==> flow/design.v (excerpt) <==
module bldc_esc #(parameter DATA_WIDTH = 16,parameter debounce = 3)(
  input clk,              		 
  input reset,            		 
  input pwm_en,						 
  input encoder_a,  				 
  input encoder_b,  				 
  input [DATA_WIDTH-1:0] pwm_period,	 
  input [DATA_WIDTH-1:0] period_reference,	 
  input [DATA_WIDTH-1:0] Kp_ext, 
  input [DATA_WIDTH-1:0] Ki_ext, 
  input [DATA_WIDTH-1:0] Kd_ext, 
  input override_internal_pid,		 
  output reg motor_positive,   		 
  output reg motor_negative 			 
);
Settings: LEC_CHECK=0, CAP_MARGIN=20, CORE_MARGIN=2, CORE_UTILIZATION=72, PLACE_DENSITY=0.6, SLEW_MARGIN=20; clock period 6.61 ns.
run.sh (not shown) runs the stock make flow with config.mk's settings and CLKGATE_MAP_FILE=.
The starting point ran to the end with violations: negative setup slack.
Rerun with:
--- a/flow/config.mk
+++ b/flow/config.mk
@@ -9,3 +9,3 @@
 export CORE_MARGIN = 2
-export CORE_UTILIZATION = 72
+export CORE_UTILIZATION = 40
 export PLACE_DENSITY = 0.6
==> flow/constraint.sdc (replaced) <==
create_clock -name core_clock -period 8.0 [get_ports {clk}]
set_input_delay 1.6000 -clock core_clock [delete_from_list [all_inputs] [get_ports {clk}]]
set_output_delay 1.6000 -clock core_clock [all_outputs]
set_load 0.01 [all_outputs]
What happened:
- With this change the flow finished clean
- via count drops by 7.0%
- synthesized area stays the same
Rerun with:
==> flow/constraint.sdc (replaced) <==
create_clock -name core_clock -period 7.4 [get_ports {clk}]
set_input_delay 1.4800 -clock core_clock [delete_from_list [all_inputs] [get_ports {clk}]]
set_output_delay 1.4800 -clock core_clock [all_outputs]
set_load 0.01 [all_outputs]
Area after synthesis stays the same. Global-route usage went up by 0.95 points. Design area increases by 0.39%. Fmax is higher by 2.7%.
Rerun with:
--- a/flow/config.mk
+++ b/flow/config.mk
@@ -9,4 +9,4 @@
 export CORE_MARGIN = 2
-export CORE_UTILIZATION = 40
-export PLACE_DENSITY = 0.6
+export CORE_UTILIZATION = 72
+export CTS_CLUSTER_SIZE = 41
 export SLEW_MARGIN = 20
==> flow/constraint.sdc (replaced) <==
create_clock -name core_clock -period 6.47 [get_ports {clk}]
set_input_delay 1.2940 -clock core_clock [delete_from_list [all_inputs] [get_ports {clk}]]
set_output_delay 1.2940 -clock core_clock [all_outputs]
set_load 0.01 [all_outputs]
Effect:
- The new run finished but fails on negative setup slack
- final cell count went down by a few percent
- maximum frequency goes up by a few percent
- wire length goes up slightly
- final area increases by a few percent
- hold slack is better by 0.0074 ns
- die area goes down by well over a third
- critical path depth goes up by 3

========
bldc_esc again, from the RTL that the note above started with.
// bldc_esc
module bldc_esc #(parameter DATA_WIDTH = 16,parameter debounce = 3)(
  input clk,              		 
  input reset,            		 
  input pwm_en,						 
  input encoder_a,  				 
  input encoder_b,  				 
  input [DATA_WIDTH-1:0] pwm_period,	 
  input [DATA_WIDTH-1:0] period_reference,	 
  input [DATA_WIDTH-1:0] Kp_ext, 
  input [DATA_WIDTH-1:0] Ki_ext, 
  input [DATA_WIDTH-1:0] Kd_ext, 
  input override_internal_pid,		 
  output reg motor_positive,   		 
  output reg motor_negative 			 
);
  reg motor_pwm;
  reg [DATA_WIDTH-1:0] pwm_counter;
  reg [DATA_WIDTH-1:0] pwm_duty_cycle;
  reg [1:0]encoder_state;
  reg [1:0]prev_encoder_state;
  reg [1:0]pwm_direction;
  reg [DATA_WIDTH-1:0] period_speed ; 
  reg [DATA_WIDTH-1:0] speed_ctr;
  reg [DATA_WIDTH-1:0] Kp ;
  reg [DATA_WIDTH-1:0] Ki ;
  reg [DATA_WIDTH-1:0] Kd ;
  reg signed[DATA_WIDTH-1:0] error;
  reg signed[(DATA_WIDTH)-1:0] integral;
  reg signed[DATA_WIDTH-1:0] derivative;
  reg signed [(DATA_WIDTH)-1:0] pid_output;
  reg signed[DATA_WIDTH-1:0] previous_error;
  reg [2:0] encoder_a_shift_reg;
  reg encoder_a_reg;
  reg [2:0] encoder_b_shift_reg;
  reg encoder_b_reg;
 always @(posedge clk or posedge reset) begin
    if (reset) begin
        integral <= 16'b0;
        pwm_counter <= {DATA_WIDTH{1'b0}};
        encoder_state <= 2'b0;
        prev_encoder_state <= 2'b0;
        pwm_direction<=2'b00;
        motor_positive<=1'b0;
        motor_negative<=1'b0;
        Kp <= 16'd1;
        Ki <= 16'd0;
        Kd <= 16'd0;
        speed_ctr<={DATA_WIDTH{1'b0}};
        previous_error <= {DATA_WIDTH{1'b0}};
        error<=8'b0;
        period_speed <= 16'b0;
        pid_output <= 16'b0;
        derivative <= 16'b0;
        pwm_duty_cycle <= 16'b0;
        motor_pwm <= 1'b0;
        encoder_a_shift_reg <= 3'b0;
        encoder_a_reg <= 1'b0;
        encoder_b_shift_reg <= 3'b0;
        encoder_b_reg <= 1'b0;
    end 
    else begin
        encoder_a_shift_reg <= {encoder_a_shift_reg[debounce-2:0],encoder_a};
  ...
make LEC_CHECK=0 CAP_MARGIN=20 CORE_MARGIN=2 CORE_UTILIZATION=72 PLACE_DENSITY_LB_ADDON=0.01 SETUP_SLACK_MARGIN=1.8 SLEW_MARGIN=20 finish   # period 6.24 ns
The baseline finished but fails on negative setup slack.
Rerun with:
--- a/flow/config.mk
+++ b/flow/config.mk
@@ -6,8 +6,8 @@
 export NUM_CORES = 4
 export LEC_CHECK = 0
+export ABC_AREA = 1
 export CAP_MARGIN = 20
 export CORE_MARGIN = 2
 export CORE_UTILIZATION = 72
-export PLACE_DENSITY_LB_ADDON = 0.01
-export SETUP_SLACK_MARGIN = 1.8
+export PLACE_DENSITY = 0.42
 export SLEW_MARGIN = 20
==> flow/constraint.sdc (replaced) <==
create_clock -name core_clock -period 4.31 [get_ports {clk}]
set_input_delay 0.8620 -clock core_clock [delete_from_list [all_inputs] [get_ports {clk}]]
set_output_delay 0.8620 -clock core_clock [all_outputs]
set_load 0.01 [all_outputs]
Effect:
- The changed run finished but fails on negative setup slack
- die area climbs by 4.8%
- final area rises by about 5.7%
- wire length grows by 13%
- sequential share of layout area went down by 1.0 points
- synthesized cell count goes up by about 24%
- clock-buffer cell count shrinks by 1
- fmax goes down by about 0.45%
- core utilization came out higher by 1.2 points
- area after synthesis goes up by 5.0%
- via count is higher by about 18%
Rerun with:
--- a/flow/config.mk
+++ b/flow/config.mk
@@ -6,8 +6,7 @@
 export NUM_CORES = 4
 export LEC_CHECK = 0
-export ABC_AREA = 1
 export CAP_MARGIN = 20
 export CORE_MARGIN = 2
-export CORE_UTILIZATION = 72
-export PLACE_DENSITY = 0.42
+export CORE_UTILIZATION = 64
+export PLACE_DENSITY = 0.6
 export SLEW_MARGIN = 20
==> flow/constraint.sdc (replaced) <==
create_clock -name core_clock -period 7.4 [get_ports {clk}]
set_input_delay 1.4800 -clock core_clock [delete_from_list [all_inputs] [get_ports {clk}]]
set_output_delay 1.4800 -clock core_clock [all_outputs]
set_load 0.01 [all_outputs]
After rerunning: The new run finished clean. Setup slack gets better by 2800 ps. Die size grows by 7.0%. Routed wire length shrinks by 21%. Synthesized cell count shrinks by 19%. Global-route usage shrinks by 8.5 points.
Rerun with:
--- a/flow/config.mk
+++ b/flow/config.mk
@@ -6,7 +6,9 @@
 export NUM_CORES = 4
 export LEC_CHECK = 0
+export ABC_AREA = 1
 export CAP_MARGIN = 20
 export CORE_MARGIN = 2
-export CORE_UTILIZATION = 64
+export CORE_UTILIZATION = 72
 export PLACE_DENSITY = 0.6
+export SETUP_SLACK_MARGIN = 1.53
 export SLEW_MARGIN = 20
==> flow/constraint.sdc (replaced) <==
create_clock -name core_clock -period 6.61 [get_ports {clk}]
set_input_delay 1.3220 -clock core_clock [delete_from_list [all_inputs] [get_ports {clk}]]
set_output_delay 1.3220 -clock core_clock [all_outputs]
set_load 0.01 [all_outputs]
This time the run ran to the end with violations: negative setup slack.
Via count is higher by 25%.
Global-route usage came out higher by 6.3 points.
Hold slack gets worse by 6.8 ps.
Rerun with:
--- a/flow/config.mk
+++ b/flow/config.mk
@@ -6,9 +6,8 @@
 export NUM_CORES = 4
 export LEC_CHECK = 0
-export ABC_AREA = 1
 export CAP_MARGIN = 20
 export CORE_MARGIN = 2
 export CORE_UTILIZATION = 72
+export CTS_CLUSTER_SIZE = 100
 export PLACE_DENSITY = 0.6
-export SETUP_SLACK_MARGIN = 1.53
 export SLEW_MARGIN = 20
==> flow/constraint.sdc (replaced) <==
create_clock -name core_clock -period 6.11 [get_ports {clk}]
set_input_delay 1.2220 -clock core_clock [delete_from_list [all_inputs] [get_ports {clk}]]
set_output_delay 1.2220 -clock core_clock [all_outputs]
set_load 0.01 [all_outputs]
- The changed run reached the layout checks and failed them: negative setup slack
- global-route usage goes up by 0.66 points
- routed wire length came out lower by about 4%
- via count decreases by 11%
- area after synthesis decreases by 4.7%
- design area goes down by 3.7%
- register-to-register slack degrades by 550 ps
